==> job 4016: inputs <==
Design organ_tone, start of the top module:
module organ_tone (
    input  logic        clk,
    input  logic        rst,
    input  logic [3:0]  SW,
    output logic        tone,
    output logic [15:0] lcd_freq
);
export LEC_CHECK = 0
export CAP_MARGIN = 40
export CORE_ASPECT_RATIO = 0.5
export CORE_MARGIN = 2
export CORE_UTILIZATION = 23
export GPL_ROUTABILITY_DRIVEN = 0
export MAX_ROUTING_LAYER = met5
export SLEW_MARGIN = 20
export TNS_END_PERCENT = 15
create_clock -name core_clock -period 88.2 [get_ports {clk}]
run.sh (not shown) runs the stock make flow with config.mk's settings and CLKGATE_MAP_FILE=.
==> job 9445: changes against job 4016 <==
==> flow/config.mk (replaced) <==
export PLATFORM = sky130hd
export DESIGN_NAME = organ_tone
export DESIGN_NICKNAME = organ_tone
export VERILOG_FILES = /design/flow/design.v
export SDC_FILE = /design/flow/constraint.sdc
export NUM_CORES = 4
export LEC_CHECK = 0
export CAP_MARGIN = 20
export CORE_MARGIN = 2
export CORE_UTILIZATION = 56
export SLEW_MARGIN = 20
==> flow/constraint.sdc (replaced) <==
create_clock -name core_clock -period 54.0 [get_ports {clk}]
set_input_delay 10.8000 -clock core_clock [delete_from_list [all_inputs] [get_ports {clk}]]
set_output_delay 10.8000 -clock core_clock [all_outputs]
set_load 0.01 [all_outputs]
==> results <==
Job 9445 failed in 5_1_grt (ODB-0269). Job 4016 finished with timing, DRC and antenna clean. Between job 4016 and job 9445, the lower die size is in job 9445 (gap about 140%, measured against job 9445). Synthesized cell count is the same in job 9445 and job 4016. In synthesized area, job 4016 and job 9445 do not differ.

* * *

==> 06-25 <==
==> flow/design.v <==
`default_nettype none
module organ_tone (
    input  logic        clk,
    input  logic        rst,
    input  logic [3:0]  SW,
    output logic        tone,
    output logic [15:0] lcd_freq
);
logic newclock;  
logic reset;  
logic [31:0]d;  
logic [31:0]desiredfreq;  
logic [23:0] LcdDisplay;  
logic [31:0] ScopeInfoB;  
getdesiredfreq getfreq (.clk(clk), .SW(SW[3:1]),.desiredfreq(desiredfreq),
.LcdDisplay(LcdDisplay),.LcdinfoDisplay(lcd_freq),.ScopeInfoB(ScopeInfoB));
counter counter1(.clk(clk), .reset(reset | rst), .Q(d));
clockdiv clockdiv1(.d(d),.desiredfreq(desiredfreq),.clk(clk),.rst(rst),.reset(reset),.newclock(newclock));
mux2 mux (.a(newclock), .b(1'b0),.sel(SW[0]),.out(tone));
endmodule
module counter(input logic clk, input logic reset, output logic [31:0] Q);
always_ff @ (posedge (clk))
begin 
	if (reset)
		begin
		Q<=32'b1;
		end
	else
		Q<=Q+32'b1;
end
endmodule
module clockdiv (input logic [31:0] d,input logic [31:0] desiredfreq,input logic clk, input logic rst, output logic reset, output logic newclock);
always_ff @ (posedge (clk))
begin
	if (rst)
		begin
		newclock<=1'b0;
		reset<=1'b0;
		end
	else if (d==((32'd25000000/(desiredfreq))-32'd1))
		begin
		newclock<=1'b1;
		end
	else if (d>=((32'd50000000/(desiredfreq))-32'b1))
		begin
		newclock<=1'b0;
		reset<=1'b1;
		end
	else
		begin
		newclock<= newclock;
		reset<=1'b0;
		end
end
endmodule
module getdesiredfreq (
input logic clk, 
input logic [2:0] SW,
output logic [31:0] desiredfreq, 
output logic [23:0] LcdDisplay,
output logic [15:0] LcdinfoDisplay,
output logic [31:0] ScopeInfoB);
parameter character_0 =8'h30;
parameter character_1 =8'h31;
parameter character_2 =8'h32;
parameter character_3 =8'h33;
parameter character_4 =8'h34;
parameter character_5 =8'h35;
parameter character_6 =8'h36;
parameter character_7 =8'h37;
parameter character_8 =8'h38;
parameter character_9 =8'h39;
parameter character_A =8'h41;
parameter character_B =8'h42;
parameter character_C =8'h43;
parameter character_D =8'h44;
parameter character_E =8'h45;
parameter character_F =8'h46;
parameter character_G =8'h47;
parameter character_H =8'h48;
parameter character_I =8'h49;
parameter character_J =8'h4A;
parameter character_K =8'h4B;
parameter character_L =8'h4C;
parameter character_M =8'h4D;
parameter character_N =8'h4E;
parameter character_O =8'h4F;
parameter character_P =8'h50;
parameter character_Q =8'h51;
parameter character_R =8'h52;
parameter character_S =8'h53;
parameter character_T =8'h54;
parameter character_U =8'h55;
parameter character_V =8'h56;
parameter character_W =8'h57;
parameter character_X =8'h58;
parameter character_Y =8'h59;
parameter character_Z =8'h5A;
parameter character_lowercase_a= 8'h61;
parameter character_lowercase_b= 8'h62;
parameter character_lowercase_c= 8'h63;
parameter character_lowercase_d= 8'h64;
parameter character_lowercase_e= 8'h65;
parameter character_lowercase_f= 8'h66;
parameter character_lowercase_g= 8'h67;
parameter character_lowercase_h= 8'h68;
parameter character_lowercase_i= 8'h69;
parameter character_lowercase_j= 8'h6A;
parameter character_lowercase_k= 8'h6B;
parameter character_lowercase_l= 8'h6C;
parameter character_lowercase_m= 8'h6D;
parameter character_lowercase_n= 8'h6E;
parameter character_lowercase_o= 8'h6F;
parameter character_lowercase_p= 8'h70;
parameter character_lowercase_q= 8'h71;
parameter character_lowercase_r= 8'h72;
parameter character_lowercase_s= 8'h73;
parameter character_lowercase_t= 8'h74;
parameter character_lowercase_u= 8'h75;
parameter character_lowercase_v= 8'h76;
parameter character_lowercase_w= 8'h77;
parameter character_lowercase_x= 8'h78;
parameter character_lowercase_y= 8'h79;
parameter character_lowercase_z= 8'h7A;
parameter character_colon = 8'h3A;           
parameter character_stop = 8'h2E;            
parameter character_semi_colon = 8'h3B;    
parameter character_minus = 8'h2D;          
parameter character_divide = 8'h2F;          
parameter character_plus = 8'h2B;           
parameter character_comma = 8'h2C;           
parameter character_less_than = 8'h3C;     
parameter character_greater_than = 8'h3E;  
parameter character_equals = 8'h3D;          
parameter character_question = 8'h3F;       
parameter character_dollar = 8'h24;          
parameter character_space=8'h20;            
parameter character_exclaim=8'h21;           
always_comb
	case(SW[2:0])
	3'b000: 
		begin
		desiredfreq=32'd523; 
		LcdDisplay={character_D,character_O,character_space}; 
		LcdinfoDisplay=16'h0523;
		ScopeInfoB={character_S,character_0,character_0,character_0};
		end
	3'b001: 
		begin 
		desiredfreq=32'd587; 
		LcdDisplay={character_R,character_E,character_space}; 
		LcdinfoDisplay=16'h0587;
		ScopeInfoB={character_S,character_0,character_0,character_1};
		end
	3'b010: 
		begin 
		desiredfreq=32'd659; 
		LcdDisplay={character_M, character_E,character_space}; 
		LcdinfoDisplay=16'h0659;
		ScopeInfoB={character_S,character_0,character_1,character_0};
		end
	3'b011: 
		begin 
		desiredfreq=32'd698; 
		LcdDisplay={character_F, character_A,character_space}; 
		LcdinfoDisplay=16'h0698;
		ScopeInfoB={character_S,character_0,character_1,character_1};
		end
	3'b100: 
		begin 
		desiredfreq=32'd783; 
		LcdDisplay={character_S, character_O,character_space}; 
		LcdinfoDisplay=16'h0783;
		ScopeInfoB={character_S,character_1,character_0,character_0};
		end
	3'b101: 
		begin 
		desiredfreq=32'd880; 
		LcdDisplay={character_L, character_A,character_space}; 
		LcdinfoDisplay=16'h0880;
		ScopeInfoB={character_S,character_1,character_0,character_1};
		end
	3'b110: 
		begin 
		desiredfreq=32'd987; 
		LcdDisplay={character_T, character_I,character_space};
		LcdinfoDisplay=16'h0987;
		ScopeInfoB={character_S,character_1,character_1,character_0};
		end
	3'b111: 
		begin 
		desiredfreq=32'd1046; 
		LcdDisplay={character_D, character_O, character_2};
		LcdinfoDisplay=16'h1046;
		ScopeInfoB={character_S,character_1,character_1,character_1};
		end
	default:
		begin 
		desiredfreq=32'd1000; 
		LcdDisplay={character_N, character_O,character_space};		
		LcdinfoDisplay=16'h1000;
		ScopeInfoB={character_S,character_lowercase_z,character_lowercase_z,character_lowercase_z};
		end 
	endcase
endmodule
module mux2 (input logic a, input logic b, input logic sel, output logic out);
assign out=sel?a:b;
endmodule
==> flow/run.sh <==
#!/bin/bash
# the make line also repeats each setting of config.mk as NAME=value (left out here)
make -C /OpenROAD-flow-scripts/flow DESIGN_CONFIG=/design/flow/config.mk WORK_HOME=/design/flow/orfs CLKGATE_MAP_FILE= finish
==> flow/config.mk <==
export PLATFORM = sky130hd
export DESIGN_NAME = organ_tone
export DESIGN_NICKNAME = organ_tone
export VERILOG_FILES = /design/flow/design.v
export SDC_FILE = /design/flow/constraint.sdc
export NUM_CORES = 4
export LEC_CHECK = 0
export ABC_AREA = 1
export CAP_MARGIN = 20
export CORE_MARGIN = 2
export CORE_UTILIZATION = 72
export PLACE_DENSITY = 0.38
export SLEW_MARGIN = 20
==> flow/constraint.sdc <==
create_clock -name core_clock -period 139.0 [get_ports {clk}]
set_input_delay 27.8000 -clock core_clock [delete_from_list [all_inputs] [get_ports {clk}]]
set_output_delay 27.8000 -clock core_clock [all_outputs]
set_load 0.01 [all_outputs]
==> 01-22: changes against 06-25 <==
CAP_MARGIN = 0   (was 20)
CTS_CLUSTER_DIAMETER = 138   (was default)
PLACE_DENSITY = default   (was 0.38)
==> flow/constraint.sdc (replaced) <==
create_clock -name core_clock -period 70.5 [get_ports {clk}]
set_input_delay 14.1000 -clock core_clock [delete_from_list [all_inputs] [get_ports {clk}]]
set_output_delay 14.1000 -clock core_clock [all_outputs]
set_load 0.01 [all_outputs]
==> comparison table <==
| quantity | 06-25 | 01-22 |
|---|---|---|
| Result of the run | timing/DRC/antenna clean | timing/DRC/antenna clean |
| First-pass GRT wire length | 317,000 um | 309,000 um |
| R2R Setup Slk | 134.07 ns | 65.86 ns |
| Critical-path top delay cell | clkdlybuf4s50_1 | nor3_1 |
| Required arrival time at the worst endpoint | 139.25 ns | 70.74 ns |
| Setup slack after placement | 50.27 ns | -1.43 ns |
| Final instance count without filler cells | 10,500 | 10,800 |
| End-of-flow core utilization | 73.1% | 76.2% |
| Final Cycle Share | 65.1% | 95.9% |
| Signal inverters | 1,455 | 1,461 |
| Worst Tran Pin Value | 0.952 ns | 0.986 ns |
| Non-Clock Buffer Area Fraction | 1.13% | 3.75% |
| Skew-Pair Late Insertion Delay | 0.33 ns | 0.31 ns |
| GR met1 Demand/Resource | 61.3% | 59.0% |
| Number of global-route vias before repair | 60,800 | 60,000 |
| Fin Clk Skew | 0.0249 ns | 0.00796 ns |
| Number of fillers in the final layout | 6,788 | 6,575 |
| Total wire length | 205,000 um | 204,000 um |
| DR iter-0 viols | 8,740 | 9,160 |
| Worst path setup slack after routing | 48.52 ns | 2.90 ns |
| Number of post-CTS setup repair buffers | 0 | 5 |
